## joltage
module joltage #(parameter int LENGTH = 100) (
    input logic clk, rst, start, data_valid,
    input logic [4*LENGTH-1:0] line_flat,
    output logic [15:0] joltage1_out,
    output logic [63:0] joltage2_out,
    output logic done
    );
Settings: LEC_CHECK=0, CAP_MARGIN=20, CORE_MARGIN=2, CORE_UTILIZATION=70, MAX_ROUTING_LAYER=met4, SLEW_MARGIN=20; clock period 23.1 ns.
run.sh (not shown) runs the stock make flow with config.mk's settings and CLKGATE_MAP_FILE=.
The baseline completed and failed the layout checks on setup timing.
Edit:
- CORE_UTILIZATION: 70 -> 72
- PLACE_DENSITY: default -> 0.63
Result: The changed run ended with an error in 5_1_grt with ODB-0269. Die area falls by a few percent. Area after synthesis is unchanged. Synthesized cell count is unchanged.
Edit:
- CORE_UTILIZATION: 72 -> 40
- CTS_CLUSTER_SIZE: default -> 99
- GPL_ROUTABILITY_DRIVEN: default -> 0
- MAX_ROUTING_LAYER: met4 -> default
- PLACE_DENSITY: 0.63 -> default
- clock period: 23.1 -> 25.0 ns (I/O delays scaled with it)
=> The new run finished clean; die area went up by well over a third; area after synthesis does not change; synthesized cell count is unchanged.
Edit:
- ABC_AREA: default -> 1
- CORE_UTILIZATION: 40 -> 72
- CTS_CLUSTER_DIAMETER: default -> 395
- CTS_CLUSTER_SIZE: 99 -> 100
- GPL_ROUTABILITY_DRIVEN: 0 -> default
- SETUP_SLACK_MARGIN: default -> 1.36
- clock period: 25.0 -> 6.35 ns (I/O delays scaled with it)
=> Now the flow aborted during 3_5_place_dp, error DPL-0038; synthesized area climbs by 8.3%; synthesized cell count climbs by 30%; die area drops by 39%.

== run A ==
Starting RTL as in the previous note.
Settings: LEC_CHECK=0, CAP_MARGIN=20, CORE_MARGIN=2, CORE_UTILIZATION=40, SLEW_MARGIN=20; clock period 25.0 ns.
Run A finished all stages; the layout is clean.
Inputs modified between run A and run B:
-- flow/config.mk --
<<< run A, line 8
>>> run B, line 8
export ABC_AREA = 1
<<< run A, line 10
export CORE_UTILIZATION = 40
>>> run B, line 11
export CORE_UTILIZATION = 72
export CTS_CLUSTER_DIAMETER = 395
export CTS_CLUSTER_SIZE = 100
export SETUP_SLACK_MARGIN = 1.91
==> flow/constraint.sdc <==
create_clock -name core_clock -period 6.35 [get_ports {clk}]
set_input_delay 1.2700 -clock core_clock [delete_from_list [all_inputs] [get_ports {clk}]]
set_output_delay 1.2700 -clock core_clock [all_outputs]
set_load 0.01 [all_outputs]
--- outcome ---
- Run B: it failed with a tool error in 3_5_place_dp, so there are no final results.
- Between run A and run B, the flow reports number of cells in the yosys synthesis report increasing by more than a quarter.
- Measured against run B, the summed standard-cell area reported by yosys of run A comes out at 0.924 times the reference value.
- Final RePlAce weighted congestion sits higher in run B than in run A.
- Lower starting density of the core among run A and run B: run A
- Xor/xnor cell area share of the yosys netlist in run B is 2.8 points below run A.
- In run B, the complex-gate fraction of the synthesized area came out 6.5 points below the value in run A.
- Compare run A and run B | die area higher: run A
- For the synthesized area, run B came in about 8% higher than run A did.
- Lower area fraction in and, or, nand and nor cells goes to run A over run B.
- As far as count of library flops with an enable pin goes, run A and run B are indistinguishable; the numbers are identical.
- As of run B, synthesized cell count had risen by more than a quarter compared to run A.
Modified inputs, run C compared to run B
-- flow/config.mk --
<<< run B, line 8
export ABC_AREA = 1
>>> run C, line 8
<<< run B, line 11
export CORE_UTILIZATION = 72
export CTS_CLUSTER_DIAMETER = 395
export CTS_CLUSTER_SIZE = 100
export SETUP_SLACK_MARGIN = 1.91
>>> run C, line 10
export CORE_UTILIZATION = 62
==> flow/constraint.sdc <==
create_clock -name core_clock -period 24.1 [get_ports {clk}]
set_input_delay 4.8200 -clock core_clock [delete_from_list [all_inputs] [get_ports {clk}]]
set_output_delay 4.8200 -clock core_clock [all_outputs]
set_load 0.01 [all_outputs]
Results
Run C: flow completed, timing, DRC and antenna clean. Higher area after synthesis among run B and run C: run B. Diff run B -> run C: compound-cell area share of the yosys netlist went up; area reported by Yosys stat lost about 8%. Core region area delta (run C − run B): unfavourable. Row count ended up 4.0% higher on run C than on run B.
Changes in run D relative to run C:
-- flow/config.mk --
<<< run C, line 8
>>> run D, line 8
export ABC_AREA = 1
<<< run C, line 10
export CORE_UTILIZATION = 62
>>> run D, line 11
export CORE_UTILIZATION = 72
export CTS_CLUSTER_DIAMETER = 395
export CTS_CLUSTER_SIZE = 100
export HOLD_SLACK_MARGIN = 0.29
export SETUP_SLACK_MARGIN = 1.86
==> flow/constraint.sdc <==
create_clock -name core_clock -period 6.35 [get_ports {clk}]
set_input_delay 1.2700 -clock core_clock [delete_from_list [all_inputs] [get_ports {clk}]]
set_output_delay 1.2700 -clock core_clock [all_outputs]
set_load 0.01 [all_outputs]
## What came out
- Run D has initial cell density of the core above what run C had.
- Higher summed standard-cell area reported by yosys goes to run D over run C.
- Run D ended up with a lower arithmetic-cell share of the synthesized area counting full adders, half adders and majority gates than run C did.
- Compared with run C, run D shows a lower sequential element share of the synthesized area.
- Compared with run C, run D shows number of cells in Yosys stat that has gone up by more than a quarter.
- Compared with run C, run D shows a lower die area.
- Against run C, number of cells produced by synthesis in run D rose by more than a quarter.
- Area after synthesis sits higher in run D than in run C.
- Run D did not run to completion, as it errored out during 3_5_place_dp.
- Run C: flow completed, timing, DRC and antenna clean
- Global placement routability congestion was higher in the run labelled run D.
- Synthesized-area fraction occupied by xor and xnor cells was lower in the run labelled run D.
- The count of unique library cells instantiated by Yosys reported for run D is smaller than that of run C by 37.
What run E does differently from run D at the input level:
-- flow/config.mk --
<<< run D, line 11
export CORE_UTILIZATION = 72
export CTS_CLUSTER_DIAMETER = 395
export CTS_CLUSTER_SIZE = 100
export HOLD_SLACK_MARGIN = 0.29
export SETUP_SLACK_MARGIN = 1.86
>>> run E, line 11
export CORE_UTILIZATION = 70
export CTS_CLUSTER_DIAMETER = 221
export CTS_CLUSTER_SIZE = 75
export MAX_ROUTING_LAYER = met4
==> flow/constraint.sdc <==
create_clock -name core_clock -period 23.1 [get_ports {clk}]
set_input_delay 4.6200 -clock core_clock [delete_from_list [all_inputs] [get_ports {clk}]]
set_output_delay 4.6200 -clock core_clock [all_outputs]
set_load 0.01 [all_outputs]
- Changes observed in run E relative to run D: count of standard-cell rows +2; fraction of the mapped netlist area in compound gates barely changed.
- Number of top-level pins came out exactly the same in run D and run E.
- Run E did not make it past 5_1_grt, where a tool error ended it.
- Between run D and run E, the flow reports y dimension of the die increasing slightly.
